==> job 5903 <==
==> flow/design.v (excerpt) <==
module Circle_Area_Calculator(clk, rst, radius, area);
  input wire clk, rst;
  input wire [31:0] radius;
  output reg [31:0] area;
  wire [31:0] Square_radius, Result;
  parameter Pi = 32'b01000000010010010000111111010000;
  FloatMultiplier_rounding FM0(.Multiplicand(radius), .Multiplier(radius), .Result(Square_radius));
  FloatMultiplier_rounding FM1(.Multiplicand(Square_radius), .Multiplier(Pi), .Result(Result));
  always @(posedge clk) begin
	if(rst) begin
		area[31:0] <= 1'b0;
	end else begin
		area[31:0] <= Result[31:0];
	end
  end
endmodule
clock: 22.4 ns
lec_check: 0
abc_area: 1
cap_margin: 20
core_margin: 2
core_utilization: 72
cts_cluster_diameter: 341
cts_cluster_size: 28
hold_slack_margin: -0.09
max_routing_layer: met4
slew_margin: 20
run.sh (not shown) runs the stock make flow with config.mk's settings and CLKGATE_MAP_FILE=.
==> job 7010: changes against job 5903 <==
--- a/flow/config.mk
+++ b/flow/config.mk
@@ -11,6 +11,7 @@
 export CORE_UTILIZATION = 72
-export CTS_CLUSTER_DIAMETER = 341
-export CTS_CLUSTER_SIZE = 28
-export HOLD_SLACK_MARGIN = -0.09
+export CTS_CLUSTER_DIAMETER = 353
+export CTS_CLUSTER_SIZE = 83
 export MAX_ROUTING_LAYER = met4
+export PLACE_DENSITY_LB_ADDON = 0.02
+export SETUP_SLACK_MARGIN = 4.73
 export SLEW_MARGIN = 20
==> flow/constraint.sdc (replaced) <==
create_clock -name core_clock -period 27.6 [get_ports {clk}]
set_input_delay 5.5200 -clock core_clock [delete_from_list [all_inputs] [get_ports {clk}]]
set_output_delay 5.5200 -clock core_clock [all_outputs]
set_load 0.01 [all_outputs]
==> comparison <==
- Job 5903 never finished: it broke off in detailed placement. Job 7010 failed in global routing (GRT-0232).
- Synthesized cell count is the same in job 5903 and job 7010.
- In die size, job 7010 and job 5903 do not differ.
- Synthesized area is the same in job 7010 and job 5903.

==> run a <==
Starting RTL as in the previous note.
Settings: LEC_CHECK=0, CAP_MARGIN=5, CORE_MARGIN=2, CORE_UTILIZATION=72, CTS_CLUSTER_DIAMETER=80, MAX_ROUTING_LAYER=met4, PLACE_DENSITY=0.67, SLEW_MARGIN=20, TNS_END_PERCENT=5; clock period 26.9 ns.
==> run b: changes against run a <==
ABC_AREA = 1   (was not set)
CAP_MARGIN = 10   (was 5)
CTS_CLUSTER_DIAMETER = 353   (was 80)
CTS_CLUSTER_SIZE = 52   (was not set)
PLACE_DENSITY = not set   (was 0.67)
TNS_END_PERCENT = not set   (was 5)
==> flow/constraint.sdc (replaced) <==
create_clock -name core_clock -period 22.2 [get_ports {clk}]
set_input_delay 4.4400 -clock core_clock [delete_from_list [all_inputs] [get_ports {clk}]]
set_output_delay 4.4400 -clock core_clock [all_outputs]
set_load 0.01 [all_outputs]
==> summary of the runs <==
Run a stopped in global routing. Run b never finished: it broke off in detailed placement, error DPL-0033. Synthesized area: run b is larger than run a (0.54%). Synthesized cell count: run a is smaller than run b (about 15%). Die size: run b is larger than run a (0.53%).

==> v30 <==
Circle_Area_Calculator again, from the RTL that the note above started with.
clock: 30.0 ns
lec_check: 0
abc_area: 1
cap_margin: 20
core_margin: 2
core_utilization: 49
cts_cluster_diameter: 59
cts_cluster_size: 99
place_density: 0.81
slew_margin: 20
tns_end_percent: 10
==> v21 (differences from v30) <==
==> flow/config.mk (replaced) <==
export PLATFORM = sky130hd
export DESIGN_NAME = Circle_Area_Calculator
export DESIGN_NICKNAME = Circle_Area_Calculator
export VERILOG_FILES = /design/flow/design.v
export SDC_FILE = /design/flow/constraint.sdc
export NUM_CORES = 4
export LEC_CHECK = 0
export CAP_MARGIN = 20
export CORE_MARGIN = 2
export CORE_UTILIZATION = 50
export SLEW_MARGIN = 20
export TNS_END_PERCENT = 5
==> flow/constraint.sdc (replaced) <==
create_clock -name core_clock -period 15.6 [get_ports {clk}]
set_input_delay 3.1200 -clock core_clock [delete_from_list [all_inputs] [get_ports {clk}]]
set_output_delay 3.1200 -clock core_clock [all_outputs]
set_load 0.01 [all_outputs]
==> v29 (differences from v30) <==
==> flow/config.mk (replaced) <==
export PLATFORM = sky130hd
export DESIGN_NAME = Circle_Area_Calculator
export DESIGN_NICKNAME = Circle_Area_Calculator
export VERILOG_FILES = /design/flow/design.v
export SDC_FILE = /design/flow/constraint.sdc
export NUM_CORES = 4
export LEC_CHECK = 0
export CAP_MARGIN = 20
export CORE_MARGIN = 2
export CORE_UTILIZATION = 59
export SLEW_MARGIN = 20
==> flow/constraint.sdc (replaced) <==
create_clock -name core_clock -period 29.0 [get_ports {clk}]
set_input_delay 5.8000 -clock core_clock [delete_from_list [all_inputs] [get_ports {clk}]]
set_output_delay 5.8000 -clock core_clock [all_outputs]
set_load 0.01 [all_outputs]
==> summary.txt <==
Figures from the implementation reports.

- The flow ran to the end and the layout has no timing, DRC or antenna violations.
- The post-synthesis cell type count reads between 100 and 150.
- For reference, the mux area share after synthesis is 0.609%.
- The combinational cell area excluding buffers and inverters is ~31,000 um^2.
- In the Yosys report the total cell count is ~4,300.
- The die height reads approximately 240 um.
(the above is from v29)
==> summary.txt <==
Figures from the implementation reports.

- The synth_stat.txt file lists the number of cells as a little over 5,000.
- The combinational cell area excluding buffers and inverters is 27,500 um^2.
- The run finished with no timing, DRC or antenna violations.
(the above is from v30)
==> summary.txt <==
Figures from the implementation reports.

- The minimum setup slack in the final design reads -9.19 ns.
- The setup-violating endpoint count in the final report is 31.
- The run finished, with violations left.
- A clean result was blocked by negative setup slack.
- The post-synthesis cell count from yosys reads roughly 4,300.
- The die is between 200 and 300 um tall.
(the above is from v21)

==> exp/amber <==
Circle_Area_Calculator again, from the RTL that the note above started with.
==> flow/config.mk <==
export PLATFORM = sky130hd
export DESIGN_NAME = Circle_Area_Calculator
export DESIGN_NICKNAME = Circle_Area_Calculator
export VERILOG_FILES = /design/flow/design.v
export SDC_FILE = /design/flow/constraint.sdc
export NUM_CORES = 4
export LEC_CHECK = 0
export ABC_AREA = 0
export CAP_MARGIN = 20
export CELL_PAD_IN_SITES_DETAIL_PLACEMENT = 2
export CORE_ASPECT_RATIO = 0.99
export CORE_MARGIN = 3
export CORE_UTILIZATION = 40
export CTS_CLUSTER_DIAMETER = 357
export CTS_CLUSTER_SIZE = 20
export GPL_ROUTABILITY_DRIVEN = 0
export MIN_ROUTING_LAYER = met2
export PLACE_DENSITY_LB_ADDON = 0.24
export SLEW_MARGIN = 20
export TNS_END_PERCENT = 85
==> flow/constraint.sdc <==
create_clock -name core_clock -period 30.0 [get_ports {clk}]
set_input_delay 6.0000 -clock core_clock [delete_from_list [all_inputs] [get_ports {clk}]]
set_output_delay 6.0000 -clock core_clock [all_outputs]
set_load 0.01 [all_outputs]
==> inputs of exp/delta, as changes to exp/amber <==
Settings changed: ABC_AREA 0 to not set, CELL_PAD_IN_SITES_DETAIL_PLACEMENT 2 to not set, CORE_ASPECT_RATIO 0.99 to not set, CORE_MARGIN 3 to 2, CTS_CLUSTER_DIAMETER 357 to not set, CTS_CLUSTER_SIZE 20 to not set, GPL_ROUTABILITY_DRIVEN 0 to not set, MIN_ROUTING_LAYER met2 to not set, PLACE_DENSITY_LB_ADDON 0.24 to not set, TNS_END_PERCENT 85 to not set.
==> inputs of exp/pepper, as changes to exp/amber <==
Settings changed: ABC_AREA 0 to 1, CELL_PAD_IN_SITES_DETAIL_PLACEMENT 2 to not set, CORE_ASPECT_RATIO 0.99 to not set, CORE_MARGIN 3 to 2, CORE_UTILIZATION 40 to 72, CTS_CLUSTER_DIAMETER 357 to not set, CTS_CLUSTER_SIZE 20 to not set, GPL_ROUTABILITY_DRIVEN 0 to not set, MIN_ROUTING_LAYER met2 to not set, PLACE_DENSITY_LB_ADDON 0.24 to not set, TNS_END_PERCENT 85 to not set.
==> flow/constraint.sdc (replaced) <==
create_clock -name core_clock -period 17.2 [get_ports {clk}]
set_input_delay 3.4400 -clock core_clock [delete_from_list [all_inputs] [get_ports {clk}]]
set_output_delay 3.4400 -clock core_clock [all_outputs]
set_load 0.01 [all_outputs]
==> inputs of exp/zinc, as changes to exp/amber <==
Settings changed: ABC_AREA 0 to not set, CORE_ASPECT_RATIO 0.99 to 1.71, CORE_MARGIN 3 to 2, CTS_CLUSTER_DIAMETER 357 to not set, CTS_CLUSTER_SIZE 20 to not set, GPL_ROUTABILITY_DRIVEN 0 to not set, HOLD_SLACK_MARGIN set to -0.03, MAX_ROUTING_LAYER set to met4, PLACE_DENSITY_LB_ADDON 0.24 to not set, SETUP_SLACK_MARGIN set to 2.1, TNS_END_PERCENT 85 to not set.
==> flow/constraint.sdc (replaced) <==
create_clock -name core_clock -period 18.3 [get_ports {clk}]
set_input_delay 3.6600 -clock core_clock [delete_from_list [all_inputs] [get_ports {clk}]]
set_output_delay 3.6600 -clock core_clock [all_outputs]
set_load 0.01 [all_outputs]
==> summary.txt <==
run metrics: Top cell area share=24.3%, Pre-Place Util=73.2%, die x size=216 um, Synth Cell Area=0.0324 sq mm, First Err=[ERROR DPL-0038] Utilization greater than 100%, impossible to legalize, status=aborted with a tool error, Yosys Chip Area=0.0324 sq mm, Complex Gates by Area=16.9%, yosys simple share=20.6%, site row count=77, Mean Syn Cell Area=6.43 sq um, Synth Area in Adders=30.7%, count leader, synth=inv_1, Stop stage=detailed placement (3_5_place_dp), sequential-to-total area share from yosys stat=1.91%
That was exp/pepper.
==> summary.txt <==
yosys + openroad results -> status=timing/DRC/antenna clean, Complex Gates by Area=25.5%, Synth Area in Adders=31.0%, Synth Cell Area=0.0323 sq mm, Yosys Chip Area=0.0323 sq mm, Pre-Place Util=40.2%, count leader, synth=ha_1, Top cell area share=24.4%, Mean Syn Cell Area=7.51 sq um
That was exp/delta.
==> summary.txt <==
run metrics: Complex Gates by Area=25.5%, Stop stage=global routing (5_1_grt), First Err=[ERROR GRT-0116] Global routing finished with congestion. Check the congestion regions in the DRC Viewer., Synth Area in Adders=31.0%, Pre-Place Util=40.8%, Synth Cell Area=0.0323 sq mm, Top cell area share=24.4%, status=aborted with a tool error, site row count=102, Yosys Chip Area=0.0323 sq mm, yosys simple share=19.2%
That was exp/amber.
==> summary.txt <==
run metrics: status=aborted with a tool error, Stop stage=detailed placement (3_5_place_dp), First Err=[ERROR DPL-0033] detailed placement checks failed during check placement., Mean Syn Cell Area=7.51 sq um, sequential-to-total area share from yosys stat=1.92%, Synth Instances=4297, Synth Area in Adders=31.0%, Top cell area share=24.4%, Complex Gates by Area=25.5%, site row count=136, die x size=221 um, Commonest cells post-synth=ha_1, xnor2_1, a21oi_1, inv_1, nor2_1, yosys simple share=19.2%, count leader, synth=ha_1, Synth Cell Area=0.0323 sq mm, flip-flops with a built-in enable=0, Yosys Chip Area=0.0323 sq mm, Pre-Place Util=40.2%
That was exp/zinc.

==> inputs of 10-17 <==
Starting RTL as in the previous note.
## Circle_Area_Calculator
module Circle_Area_Calculator(clk, rst, radius, area);
  input wire clk, rst;
  input wire [31:0] radius;
  output reg [31:0] area;
  wire [31:0] Square_radius, Result;
  parameter Pi = 32'b01000000010010010000111111010000;
  FloatMultiplier_rounding FM0(.Multiplicand(radius), .Multiplier(radius), .Result(Square_radius));
  FloatMultiplier_rounding FM1(.Multiplicand(Square_radius), .Multiplier(Pi), .Result(Result));
  always @(posedge clk) begin
	if(rst) begin
		area[31:0] <= 1'b0;
	end else begin
		area[31:0] <= Result[31:0];
	end
  end
endmodule
clock: 27.6 ns
lec_check: 0
abc_area: 1
cap_margin: 20
core_margin: 2
core_utilization: 72
cts_cluster_diameter: 341
cts_cluster_size: 28
hold_slack_margin: -0.09
max_routing_layer: met4
setup_slack_margin: 3.17
slew_margin: 20
==> 08-22 (differences from 10-17) <==
==> flow/config.mk (replaced) <==
export PLATFORM = sky130hd
export DESIGN_NAME = Circle_Area_Calculator
export DESIGN_NICKNAME = Circle_Area_Calculator
export VERILOG_FILES = /design/flow/design.v
export SDC_FILE = /design/flow/constraint.sdc
export NUM_CORES = 4
export LEC_CHECK = 0
export CAP_MARGIN = 20
export CORE_MARGIN = 2
export CORE_UTILIZATION = 67
export CTS_CLUSTER_DIAMETER = 353
export MAX_ROUTING_LAYER = met4
export SLEW_MARGIN = 20
==> 03-19 (differences from 10-17) <==
--- a/flow/config.mk
+++ b/flow/config.mk
@@ -9,9 +9,8 @@
 export CAP_MARGIN = 20
 export CORE_MARGIN = 2
 export CORE_UTILIZATION = 72
-export CTS_CLUSTER_DIAMETER = 341
-export CTS_CLUSTER_SIZE = 28
-export HOLD_SLACK_MARGIN = -0.09
+export CTS_CLUSTER_DIAMETER = 353
+export CTS_CLUSTER_SIZE = 79
 export MAX_ROUTING_LAYER = met4
-export SETUP_SLACK_MARGIN = 3.17
+export PLACE_DENSITY_LB_ADDON = 0.01
 export SLEW_MARGIN = 20
==> flow/constraint.sdc (replaced) <==
create_clock -name core_clock -period 22.1 [get_ports {clk}]
set_input_delay 4.4200 -clock core_clock [delete_from_list [all_inputs] [get_ports {clk}]]
set_output_delay 4.4200 -clock core_clock [all_outputs]
set_load 0.01 [all_outputs]
==> results.json <==
{
  "post-synth-top-count-cell": "inv_1",
  "globalRouteMet3Util": 0.528,
  "core_um2": 44300,
  "clkSinkCount": 31,
  "synth_area_per_cell_um2": 6.43,
  "initial_core_util": 0.732,
  "stop_error": "[ERROR GRT-0232] Routing congestion too high. Check the congestion heatmap in the GUI.",
  "lastStage": "global routing",
  "globalRouteMet1Util": 0.729,
  "post_cts_hold_buffer_count": 0,
  "groute.layer.met2.usage": 0.847,
  "synth-simple-area-share": 0.206,
  "status": "aborted with a tool error",
  "place.detailed.instances": 5651
}
# the run above: 10-17

==> results.json <==
{
  "place.detailed.instances": 5608,
  "post-synth-top-count-cell": "ha_1",
  "synth-simple-area-share": 0.192,
  "status": "finished with violations",
  "synth_area_per_cell_um2": 7.51,
  "failed_checks": "negative setup slack",
  "finalWorstSetupSlack_ns": -0.796,
  "post_cts_hold_buffer_count": 0,
  "report.final.setup_viol": 7
}
# the run above: 08-22

==> results.json <==
{
  "status": "aborted with a tool error",
  "lastStage": "detailed placement",
  "stop_error": "[ERROR DPL-0033] detailed placement checks failed during check placement.",
  "core_um2": 44300,
  "number_of_enable_type_register_cells_in_the_synthesized_netlist": 0,
  "aoi_share": 0.169,
  "synth_area_per_cell_um2": 6.43,
  "initial_core_util": 0.732,
  "post-synth-top-count-cell": "inv_1",
  "ys_sh_adder": 0.307,
  "synthTopCellsByCount": "inv_1 (1,077), nand2_1 (925), ha_1 (630)",
  "synth-simple-area-share": 0.206
}
# the run above: 03-19


==> run M <==
Starting RTL as in the previous note.
Settings: LEC_CHECK=0, ABC_AREA=1, CAP_MARGIN=20, CORE_MARGIN=2, CORE_UTILIZATION=68, CTS_CLUSTER_DIAMETER=345, MAX_ROUTING_LAYER=met4, SLEW_MARGIN=20; clock period 24.5 ns.
==> inputs of run F, as changes to run M <==
ABC_AREA = unset   (was 1)
CORE_UTILIZATION = 40   (was 68)
CTS_CLUSTER_DIAMETER = unset   (was 345)
HOLD_SLACK_MARGIN = -0.03   (was unset)
MIN_ROUTING_LAYER = met2   (was unset)
==> flow/constraint.sdc (replaced) <==
create_clock -name core_clock -period 18.3 [get_ports {clk}]
set_input_delay 3.6600 -clock core_clock [delete_from_list [all_inputs] [get_ports {clk}]]
set_output_delay 3.6600 -clock core_clock [all_outputs]
set_load 0.01 [all_outputs]
==> inputs of run Z, as changes to run M <==
CORE_UTILIZATION = 72   (was 68)
CTS_CLUSTER_DIAMETER = 341   (was 345)
CTS_CLUSTER_SIZE = 81   (was unset)
PLACE_DENSITY_LB_ADDON = 0.01   (was unset)
==> flow/constraint.sdc (replaced) <==
create_clock -name core_clock -period 22.3 [get_ports {clk}]
set_input_delay 4.4600 -clock core_clock [delete_from_list [all_inputs] [get_ports {clk}]]
set_output_delay 4.4600 -clock core_clock [all_outputs]
set_load 0.01 [all_outputs]
==> qor summary <==
	run Z	run M	run F
# Post-CTS Setup Buffers	-	56	100
Instance area at placement	43400 sq um	41100 sq um	46500 sq um
Library cell with the highest instance count after synthesis	inv_1	inv_1	ha_1
Clock tree buffer depth	-	2	2
Chip area from the yosys synthesis statistics	32400 sq um	32400 sq um	32300 sq um
Die Ht	216 um	222 um	288 um
Floorplan row count	77	80	104
Total Die Area	46800 sq um	49500 sq um	82900 sq um
Cell total in the yosys stat output	5045	5045	4297
Average cell area after synthesis	6.43 sq um	6.43 sq um	7.51 sq um
Root buffer cell	-	clkbuf_16	clkbuf_16
Xor/xnor cell area share of the yosys netlist	16.1%	16.1%	16.4%
Synth mux share	0%	0%	0.609%
Initial Util	73.2%	68.3%	40.2%
Hold Buf Count CTS	-	0	0
Ao+oa area frac	16.9%	16.9%	25.5%
Post-Synth Simple-Gate Area	20.6%	20.6%	19.2%
Detailed Place HPWL	115000 um	81800 um	91200 um
Std-Cell Core Area	44300 sq um	47400 sq um	80200 sq um
Synth Instances	5045	5045	4297
Number of distinct library cell variants in the gate-level netlist after synthesis	69	69	106
Result of the run	aborted with a tool error	aborted with a tool error	failed layout checks
Failing step	clock tree synthesis (4_1_cts)	global routing (5_1_grt)	-
Reasons for failing layout checks	-	-	setup timing
